P:
==> flow/design.v (excerpt) <==
module ALU_TOP #(parameter Width = 16)
( 
input        [Width-1 :0]                                 A,
input        [Width-1 :0]                                 B,
input        [3:0]                                        ALU_FUN,
input                                                     CLK,
input                                                     RST,
output       [Width-1 :0]                                 Arith_OUT,
output                                                    Arith_Flag,
output                                                    Carry_OUT,
output       [Width-1 :0]                                 Logic_Out,
output                                                    Logic_Flag,
output       [Width-1 :0]                                 CMP_OUT,
output                                                    CMP_Flag,
output                                                    Shift_Flag,
output       [Width-1 :0]                                 Shift_OUT
);
wire      Shift_Enable,Logic_Enable,Arith_Enable,CMP_Enable;
Decoder DUT1 (
.ALU_FUN(ALU_FUN[3:2]),
.Logic_Enable(Logic_Enable),
.Shift_Enable(Shift_Enable),
.Arith_Enable(Arith_Enable),
.CMP_Enable(CMP_Enable)
);
Arith_Unit DUT2 (
.A(A),
.B(B),
.CLK(CLK),
.RST(RST),
.ALU_FUN(ALU_FUN[1:0]),
.Arith_Enable(Arith_Enable),
.Arith_OUT(Arith_OUT),
.Carry_OUT(Carry_OUT),
.Arith_Flag(Arith_Flag)
);
Logic_Unit DUT3 (
.A(A),
.B(B),
.CLK(CLK),
.RST(RST),
.ALU_FUN(ALU_FUN[1:0]),
  ...
Size in the first run: ~1900 cells after synthesis, ~55 flip-flops, about 110 I/O pins, ~0.015 mm2 of cells after synthesis.
Settings: LEC_CHECK=0, CAP_MARGIN=20, CORE_MARGIN=2, CORE_UTILIZATION=58, CTS_CLUSTER_DIAMETER=28, SETUP_SLACK_MARGIN=4.99, SLEW_MARGIN=20, TNS_END_PERCENT=40; clock period 17.4 ns.
run.sh (not shown) runs the stock make flow with config.mk's settings and CLKGATE_MAP_FILE=.
P: flow complete, layout not clean; failing: negative setup slack
## Diff of input files: Q against P
# P
export LEC_CHECK = 0
export CAP_MARGIN = 20
export CORE_MARGIN = 2
export CORE_UTILIZATION = 58
export CTS_CLUSTER_DIAMETER = 28
export SETUP_SLACK_MARGIN = 4.99
export SLEW_MARGIN = 20
export TNS_END_PERCENT = 40
create_clock -name core_clock -period 17.4 [get_ports {CLK}]
# Q
export LEC_CHECK = 0
export CAP_MARGIN = 20
export CORE_MARGIN = 2
export CORE_UTILIZATION = 59
export GPL_ROUTABILITY_DRIVEN = 0
export SLEW_MARGIN = 20
create_clock -name core_clock -period 32.0 [get_ports {CLK}]
==> comparison <==
Of P and Q, the lower area of the chip belongs to Q.
Q: PASS, flow complete, no timing, DRC or antenna violations
sky130_fd_sc_hd__a221o_1 as the master of the slowest instance on the critical path was reported by P, and sky130_fd_sc_hd__clkdlybuf4s50_1 by Q.
Q: met1 routing resource usage after global routing lower than P
Lower relative contribution of combinational cells to total power goes to Q over P.
Q: share of total power consumed by net switching is 0.62 points lower than what P reported.
Internal power summed over all cells improves in Q relative to P.
On aggregate routed wire length, Q does better than P.

---

Starting RTL as in the previous note.
Settings: LEC_CHECK=0, CAP_MARGIN=40, CORE_ASPECT_RATIO=0.57, CORE_MARGIN=7, CORE_UTILIZATION=31, GPL_ROUTABILITY_DRIVEN=1, MIN_ROUTING_LAYER=met1, SLEW_MARGIN=40; clock period 51.8 ns.
Change:
- CORE_ASPECT_RATIO: 0.57 -> unset
- CORE_MARGIN: 7 -> 2
- CORE_UTILIZATION: 31 -> 40
- HOLD_SLACK_MARGIN: unset -> 0.23
- SLEW_MARGIN: 40 -> 15
- clock period: 51.8 -> 31.5 ns (I/O delays scaled with it)
What happened: Sequential power rose by 63%. Via count came out higher by 5.0%. Power goes up by 69%. Count of clock-buffer cells in the layout does not change. Synthesized area stays the same.
Change:
- ABC_AREA: unset -> 1
- CORE_UTILIZATION: 40 -> 55
- CTS_CLUSTER_DIAMETER: unset -> 198
- HOLD_SLACK_MARGIN: 0.23 -> -0.1
- TNS_END_PERCENT: unset -> 5
- clock period: 31.5 -> 17.4 ns (I/O delays scaled with it)
The new run finished with setup timing left.
Cell count is higher by 26%.
Cell area is higher by 26%.
Non-clock buffer count is higher by 350.
Sequential share of layout area is lower by 1.5 points.
Utilization is higher by 34 points.
Die area is lower by 23%.
Worst setup slack is worse by 12000 ps.
Power is higher by 100%.
Routed wire length is higher by 50%.
Synthesized cell count is higher by 22%.
First-iteration DRC count is higher to 2.7 times its value.
Change:
- ABC_AREA: 1 -> unset
- CORE_UTILIZATION: 55 -> 54
- CTS_CLUSTER_DIAMETER: 198 -> unset
- HOLD_SLACK_MARGIN: -0.1 -> unset
- TNS_END_PERCENT: 5 -> unset
- clock period: 17.4 -> 51.8 ns (I/O delays scaled with it)
The changed run finished with timing, DRC and antenna clean.
Die size went down by 2.8%.
Cell area falls by 32%.
Core utilization falls by 26 points.
Non-clock buffer count shrinks by 628.
Cell count falls by 32%.
Via count falls by 34%.
Global-route usage falls by 6.4 points.

---

ALU_TOP again, from the RTL that the note above started with.
// ALU_TOP
module ALU_TOP #(parameter Width = 16)
( 
input        [Width-1 :0]                                 A,
input        [Width-1 :0]                                 B,
input        [3:0]                                        ALU_FUN,
input                                                     CLK,
input                                                     RST,
output       [Width-1 :0]                                 Arith_OUT,
output                                                    Arith_Flag,
output                                                    Carry_OUT,
output       [Width-1 :0]                                 Logic_Out,
output                                                    Logic_Flag,
output       [Width-1 :0]                                 CMP_OUT,
output                                                    CMP_Flag,
output                                                    Shift_Flag,
output       [Width-1 :0]                                 Shift_OUT
);
Settings: LEC_CHECK=0, ABC_AREA=1, CAP_MARGIN=35, CELL_PAD_IN_SITES_GLOBAL_PLACEMENT=1, CORE_ASPECT_RATIO=0.51, CORE_MARGIN=2, CORE_UTILIZATION=64, CTS_CLUSTER_SIZE=33, HOLD_SLACK_MARGIN=-0.07, MAX_ROUTING_LAYER=met4, MIN_ROUTING_LAYER=met2, SLEW_MARGIN=35; clock period 31.7 ns.
The starting point died in 3_1_place_gp_skip_io with GPL-0301.
==> next run, changes <==
==> flow/config.mk (replaced) <==
export PLATFORM = sky130hd
export DESIGN_NAME = ALU_TOP
export DESIGN_NICKNAME = ALU_TOP
export VERILOG_FILES = /design/flow/design.v
export SDC_FILE = /design/flow/constraint.sdc
export NUM_CORES = 4
export LEC_CHECK = 0
export ABC_AREA = 1
export CAP_MARGIN = 35
export CORE_ASPECT_RATIO = 1.82
export CORE_MARGIN = 2
export CORE_UTILIZATION = 38
export CTS_CLUSTER_SIZE = 98
export HOLD_SLACK_MARGIN = -0.07
export MAX_ROUTING_LAYER = met4
export SLEW_MARGIN = 40
This time the run produced a clean layout. Synthesized area stays the same. Die size went up by 66%. Synthesized cell count is unchanged.
==> next run, changes <==
==> flow/config.mk (replaced) <==
export PLATFORM = sky130hd
export DESIGN_NAME = ALU_TOP
export DESIGN_NICKNAME = ALU_TOP
export VERILOG_FILES = /design/flow/design.v
export SDC_FILE = /design/flow/constraint.sdc
export NUM_CORES = 4
export LEC_CHECK = 0
export CAP_MARGIN = 20
export CORE_MARGIN = 2
export CORE_UTILIZATION = 66
export CTS_CLUSTER_DIAMETER = 234
export MAX_ROUTING_LAYER = met4
export SLEW_MARGIN = 20
==> flow/constraint.sdc (replaced) <==
create_clock -name core_clock -period 32.0 [get_ports {CLK}]
set_input_delay 6.4000 -clock core_clock [delete_from_list [all_inputs] [get_ports {CLK}]]
set_output_delay 6.4000 -clock core_clock [all_outputs]
set_load 0.01 [all_outputs]
What happened: The changed run completed without violations. Synthesized cell count shrinks by 18%. Routed wire length shrinks by 6.2%. Die size shrinks by 44%. Setup slack is worse by 1400 ps. Design area grows by 0.74%. Total power grows by 14%. Non-clock buffer count grows by 92. Combinational power grows by 18%. Global-route usage grows by 18 points.
==> next run, changes <==
--- a/flow/config.mk
+++ b/flow/config.mk
@@ -8,6 +8,4 @@
 export CAP_MARGIN = 20
 export CORE_MARGIN = 2
-export CORE_UTILIZATION = 66
-export CTS_CLUSTER_DIAMETER = 234
-export MAX_ROUTING_LAYER = met4
+export CORE_UTILIZATION = 40
 export SLEW_MARGIN = 20
Result: The changed run ran to the end with no violations; area after synthesis is unchanged; wire length increases by 2.5%; sequential power decreases by about 0.5%; non-clock buffer count increases by 88; utilization decreases by 30 points; clock power increases by 24%; fmax increases by 1.3%.

---

Starting RTL as in the previous note.
make LEC_CHECK=0 ABC_AREA=1 CAP_MARGIN=20 CORE_MARGIN=2 CORE_UTILIZATION=43 CTS_CLUSTER_DIAMETER=232 CTS_CLUSTER_SIZE=98 PLACE_DENSITY=0.85 SLEW_MARGIN=20 TNS_END_PERCENT=20 finish   # period 32.0 ns
Then changed:
--- a/flow/config.mk
+++ b/flow/config.mk
@@ -8 +7,0 @@
-export ABC_AREA = 1
@@ -11 +10 @@
-export CORE_UTILIZATION = 43
+export CORE_UTILIZATION = 53
@@ -14 +12,0 @@
-export PLACE_DENSITY = 0.85
Outcome: The changed run finished clean. First-iteration DRC count goes down by roughly a tenth. Routed wire length goes up by roughly a tenth. Synthesized area decreases by a few percent. Cell area came out higher by a few percent. Die size fell by about a fifth. Global-route usage rose by 12 points. Synthesized cell count is lower by about a fifth. Power goes up by about a fifth. Worst hold slack gets worse by 0.019 ns. Utilization goes up by 17 points. Via count is lower by a few percent.
Then changed:
--- a/flow/config.mk
+++ b/flow/config.mk
@@ -7,0 +8 @@
+export ABC_AREA = 1
@@ -8,0 +10 @@
+export CORE_ASPECT_RATIO = 1.82
@@ -10,5 +12,2 @@
-export CORE_UTILIZATION = 53
-export CTS_CLUSTER_DIAMETER = 232
-export CTS_CLUSTER_SIZE = 98
-export SLEW_MARGIN = 20
-export TNS_END_PERCENT = 20
+export CORE_UTILIZATION = 38
+export SLEW_MARGIN = 10
Result:
- power fell by about 12%
- critical path depth rose by 57
- utilization fell by 23 points
- worst hold slack gains 0.011 ns
- final area fell by 4.3%
- wire length rose by 5.8%
- count of clock-buffer cells in the layout is unchanged
- first-iteration DRC count fell by 38%
Then changed:
--- a/flow/config.mk
+++ b/flow/config.mk
@@ -10 +9,0 @@
-export CORE_ASPECT_RATIO = 1.82
@@ -12,2 +11,6 @@
-export CORE_UTILIZATION = 38
-export SLEW_MARGIN = 10
+export CORE_UTILIZATION = 36
+export CTS_CLUSTER_DIAMETER = 256
+export CTS_CLUSTER_SIZE = 98
+export MAX_ROUTING_LAYER = met4
+export PLACE_DENSITY = 0.35
+export SLEW_MARGIN = 20
Result:
- The changed run completed with no timing, DRC or antenna violations
- core utilization fell by 2.1 points
- cell area hardly moves
- hold slack is better by 0.012 ns
- global-route usage fell by 0.73 points
- total power fell by 0.81%
- area after synthesis stays the same
- non-clock buffer count fell by 3
- worst setup slack is better by 0.41 ns
No activity file was given, so power comes from the tool's default toggle rates.
